## SingleCycle_Top
module SingleCycle_Top
(
	input				CLK	,
	input				RST	,
	output [9:0]	IMEM_ADDR	,
	input	 [15:0]	IMEM_RDATA	,
	output [9:0]	DMEM_ADDR	,
	output [15:0]	DMEM_WDATA	,
	output			DMEM_WE		,
	input	 [15:0]	DMEM_RDATA
);
Size: roughly 71 I/O pins, ~33000 um^2 of cells after synthesis.
Settings: LEC_CHECK=0, ABC_AREA=1, CAP_MARGIN=30, CORE_ASPECT_RATIO=1.81, CORE_MARGIN=2, CORE_UTILIZATION=36, CTS_CLUSTER_SIZE=21, GPL_ROUTABILITY_DRIVEN=0, GPL_TIMING_DRIVEN=0, HOLD_SLACK_MARGIN=0.27, SLEW_MARGIN=25, TNS_END_PERCENT=75; clock period 21.2 ns.
run.sh (not shown) runs the stock make flow with config.mk's settings and CLKGATE_MAP_FILE=.
The starting point never finished: it broke off in global routing with GRT-0116.
Edit:
CAP_MARGIN = 20   (was 30)
CORE_ASPECT_RATIO = not set   (was 1.81)
CORE_UTILIZATION = 58   (was 36)
CTS_CLUSTER_SIZE = not set   (was 21)
GPL_ROUTABILITY_DRIVEN = not set   (was 0)
GPL_TIMING_DRIVEN = not set   (was 0)
HOLD_SLACK_MARGIN = not set   (was 0.27)
SLEW_MARGIN = 20   (was 25)
TNS_END_PERCENT = not set   (was 75)
clock period = 10.0 ns   (was 21.2 ns; I/O delays follow)
Result:
- This time the run finished with setup timing left
- synthesized cell count does not change
- synthesized area stays the same
- die size decreases by 38%
Edit:
CORE_UTILIZATION = 72   (was 58)
CTS_CLUSTER_DIAMETER = 375   (was not set)
CTS_CLUSTER_SIZE = 94   (was not set)
HOLD_SLACK_MARGIN = 0.3   (was not set)
PLACE_DENSITY = 0.36   (was not set)
TNS_END_PERCENT = 10   (was not set)
clock period = 2.71 ns   (was 10.0 ns; I/O delays follow)
The changed run stopped in clock tree synthesis with DPL-0038; die size went down by 19%; area after synthesis stays the same; synthesized cell count stays the same.
Edit:
ABC_AREA = not set   (was 1)
CORE_UTILIZATION = 40   (was 72)
CTS_CLUSTER_DIAMETER = not set   (was 375)
CTS_CLUSTER_SIZE = not set   (was 94)
HOLD_SLACK_MARGIN = not set   (was 0.3)
PLACE_DENSITY = not set   (was 0.36)
TNS_END_PERCENT = not set   (was 10)
clock period = 16.0 ns   (was 2.71 ns; I/O delays follow)
The changed run ran to the end with no violations.
Synthesized cell count is lower by 15%.
Area after synthesis is higher by 1.2%.
Die area is higher by 81%.

* * *

Starting RTL as in the previous note.
Settings: LEC_CHECK=0, ABC_AREA=0, CAP_MARGIN=10, CORE_ASPECT_RATIO=1.73, CORE_MARGIN=2, CORE_UTILIZATION=72, CTS_CLUSTER_DIAMETER=372, CTS_CLUSTER_SIZE=17, HOLD_SLACK_MARGIN=0.04, MAX_ROUTING_LAYER=met4, PLACE_DENSITY=0.68, SETUP_SLACK_MARGIN=2.98, SLEW_MARGIN=5, TNS_END_PERCENT=5; clock period 11.6 ns.
The starting point ended with an error in global routing (5_1_grt), error GRT-0116.
==> next run, changes <==
==> flow/config.mk (replaced) <==
export PLATFORM = sky130hd
export DESIGN_NAME = SingleCycle_Top
export DESIGN_NICKNAME = SingleCycle_Top
export VERILOG_FILES = /design/flow/design.v
export SDC_FILE = /design/flow/constraint.sdc
export NUM_CORES = 4
export LEC_CHECK = 0
export ABC_AREA = 0
export CAP_MARGIN = 40
export CORE_ASPECT_RATIO = 1.17
export CORE_MARGIN = 2
export CORE_UTILIZATION = 56
export CTS_CLUSTER_SIZE = 44
export HOLD_SLACK_MARGIN = 0.04
export SLEW_MARGIN = 20
export TNS_END_PERCENT = 95
==> flow/constraint.sdc (replaced) <==
create_clock -name core_clock -period 8.99 [get_ports {CLK}]
set_input_delay 1.7980 -clock core_clock [delete_from_list [all_inputs] [get_ports {CLK}]]
set_output_delay 1.7980 -clock core_clock [all_outputs]
set_load 0.01 [all_outputs]
Effect:
- With this change the flow finished with setup timing left
- die size climbs by 28%
- synthesized area does not change
- synthesized cell count stays the same
==> next run, changes <==
==> flow/config.mk (replaced) <==
export PLATFORM = sky130hd
export DESIGN_NAME = SingleCycle_Top
export DESIGN_NICKNAME = SingleCycle_Top
export VERILOG_FILES = /design/flow/design.v
export SDC_FILE = /design/flow/constraint.sdc
export NUM_CORES = 4
export LEC_CHECK = 0
export ABC_AREA = 1
export CAP_MARGIN = 20
export CORE_MARGIN = 2
export CORE_UTILIZATION = 40
export HOLD_SLACK_MARGIN = 0.29
export SETUP_SLACK_MARGIN = 0.19
export SLEW_MARGIN = 20
==> flow/constraint.sdc (replaced) <==
create_clock -name core_clock -period 16.0 [get_ports {CLK}]
set_input_delay 3.2000 -clock core_clock [delete_from_list [all_inputs] [get_ports {CLK}]]
set_output_delay 3.2000 -clock core_clock [all_outputs]
set_load 0.01 [all_outputs]
The new run finished with timing, DRC and antenna clean.
Routed wire length fell by 12%.
Critical path depth rises by 4.
Sequential power fell by 44%.
Core utilization went down by 31 points.
==> next run, changes <==
--- a/flow/config.mk
+++ b/flow/config.mk
@@ -6,9 +6,7 @@
 export NUM_CORES = 4
 export LEC_CHECK = 0
-export ABC_AREA = 1
 export CAP_MARGIN = 20
 export CORE_MARGIN = 2
-export CORE_UTILIZATION = 40
-export HOLD_SLACK_MARGIN = 0.29
-export SETUP_SLACK_MARGIN = 0.19
+export CORE_UTILIZATION = 57
+export SETUP_SLACK_MARGIN = 2.24
 export SLEW_MARGIN = 20
==> flow/constraint.sdc (replaced) <==
create_clock -name core_clock -period 8.14 [get_ports {CLK}]
set_input_delay 1.6280 -clock core_clock [delete_from_list [all_inputs] [get_ports {CLK}]]
set_output_delay 1.6280 -clock core_clock [all_outputs]
set_load 0.01 [all_outputs]
Effect:
- This time the run did not get past global routing (5_1_grt)
- area after synthesis is higher by 1.2%
- die size is lower by 29%
- synthesized cell count is lower by 15%

* * *

## nickel
Starting RTL as in the previous note.
export LEC_CHECK = 0
export CAP_MARGIN = 20
export CORE_MARGIN = 2
export CORE_UTILIZATION = 60
export CTS_CLUSTER_DIAMETER = 27
export MAX_ROUTING_LAYER = met4
export SETUP_SLACK_MARGIN = 2.24
export SLEW_MARGIN = 20
create_clock -name core_clock -period 8.14 [get_ports {CLK}]
Status(nickel) = ERROR, stage = global routing (5_1_grt)
Input-level comparison between juniper and nickel:
- CTS_CLUSTER_DIAMETER removed (was 27)
- MAX_ROUTING_LAYER removed (was met4)
- CTS_CLUSTER_SIZE newly set to 94
- CORE_UTILIZATION changed from 60 to 72
- ABC_AREA newly set to 1
- TNS_END_PERCENT newly set to 10
- SETUP_SLACK_MARGIN removed (was 2.24)
- the clock period (ns, I/O delays scaled along) changed from 8.14 to 2.71
==> comparison <==
- Per the comparison of juniper with nickel, post-synthesis share of cell area spent on and, or, nand and nor gates has increased, number of placed instances, taps included rose 695, average size of a mapped cell fell 16%, number of cells in the yosys synthesis report picked up an extra 710, summed standard-cell area reported by yosys shrank by 410 µm².
- Relative to nickel, count of unique library cells instantiated by Yosys decreased by 55% in juniper.
- The flow ended early for nickel: it failed with a tool error in global routing (5_1_grt).
- juniper: aborted in clock tree synthesis (4_1_cts) (tool error)
- Delta (juniper minus nickel): pre-CTS setup slack lower; placed instance area now sits lower; die size lost 17%.
Setup changes, juniper to harbor
- a change of CORE_UTILIZATION from 72 to 58
- a deleted TNS_END_PERCENT that had been 10
- a change of CTS_CLUSTER_SIZE from 94 to 43
- a deleted ABC_AREA that had been 1
- an added SETUP_SLACK_MARGIN of 2.25
- a change of the clock period (ns, I/O delays scaled along) from 2.71 to 8.66
Notes after the runs:
- harbor failed in global routing (5_1_grt) with GRT-0232.
- Diff juniper -> harbor: count of standard-cell rows picked up an extra 10; die height climbed 12%; post-synthesis average cell area rose 19%.
- Delta (harbor minus juniper): net count after synthesis went down, yosys-reported design area after synthesis rose by 410 µm².
- Total standard cell area after synthesis of harbor exceeds that of juniper slightly.
#### Input delta (maple over harbor)
- changing CORE_UTILIZATION from 58 to 50
- removing CTS_CLUSTER_SIZE (formerly 43)
- removing SETUP_SLACK_MARGIN (formerly 2.25)
Findings:
In maple the implementation completed, yet the final layout does not meet the checks, the culprit being setup timing.
Looking at number of cells after detailed placement, maple sits 124 higher than harbor does.
On maple: standard cell core area is 9300 µm² higher than what harbor gave.
Placement row count (harbor / maple): 0.926
[compare] base=harbor new=maple: number of standard cells reported by yosys about even; synthesized cell count about even; quantity of gates resized following cts fell 188; total die size rose about 16%.

* * *

Starting RTL as in the previous note.
clock: 10.8 ns
lec_check: 0
abc_area: 1
cap_margin: 25
core_aspect_ratio: 1.81
core_margin: 8
core_utilization: 36
cts_cluster_diameter: 389
cts_cluster_size: 21
gpl_routability_driven: 0
gpl_timing_driven: 0
hold_slack_margin: 0.27
min_routing_layer: met2
place_density_lb_addon: 0.24
slew_margin: 25
tns_end_percent: 75
The first run ended with an error in global routing (5_1_grt) (GRT-0116).
Change:
ABC_AREA = default   (was 1)
CAP_MARGIN = 20   (was 25)
CORE_ASPECT_RATIO = default   (was 1.81)
CORE_MARGIN = 2   (was 8)
CORE_UTILIZATION = 61   (was 36)
CTS_CLUSTER_DIAMETER = 209   (was 389)
CTS_CLUSTER_SIZE = default   (was 21)
GPL_ROUTABILITY_DRIVEN = default   (was 0)
GPL_TIMING_DRIVEN = default   (was 0)
HOLD_SLACK_MARGIN = default   (was 0.27)
MIN_ROUTING_LAYER = default   (was met2)
PLACE_DENSITY_LB_ADDON = default   (was 0.24)
SETUP_SLACK_MARGIN = 2.88   (was default)
SLEW_MARGIN = 20   (was 25)
TNS_END_PERCENT = default   (was 75)
clock period = 10.6 ns   (was 10.8 ns; I/O delays follow)
What happened: The changed run did not get past global routing (5_1_grt), error GRT-0232. Die area decreases by well over a third. Synthesized area increases slightly. Synthesized cell count decreases by about a fifth.
Change:
CORE_UTILIZATION = 58   (was 61)
CTS_CLUSTER_DIAMETER = default   (was 209)
SETUP_SLACK_MARGIN = default   (was 2.88)
TNS_END_PERCENT = 5   (was default)
clock period = 11.0 ns   (was 10.6 ns; I/O delays follow)
Now the flow finished but fails on setup timing.
Synthesized area is unchanged.
Die size came out higher by a few percent.
Synthesized cell count does not change.
Change:
ABC_AREA = 1   (was default)
CORE_UTILIZATION = 72   (was 58)
TNS_END_PERCENT = default   (was 5)
clock period = 3.42 ns   (was 11.0 ns; I/O delays follow)
The new run failed in clock tree synthesis (4_1_cts) (DPL-0038). Die size falls by about 20%. Synthesized area drops by 1.2%. Synthesized cell count climbs by about 17%.
Power and IR drop assume default switching activity.
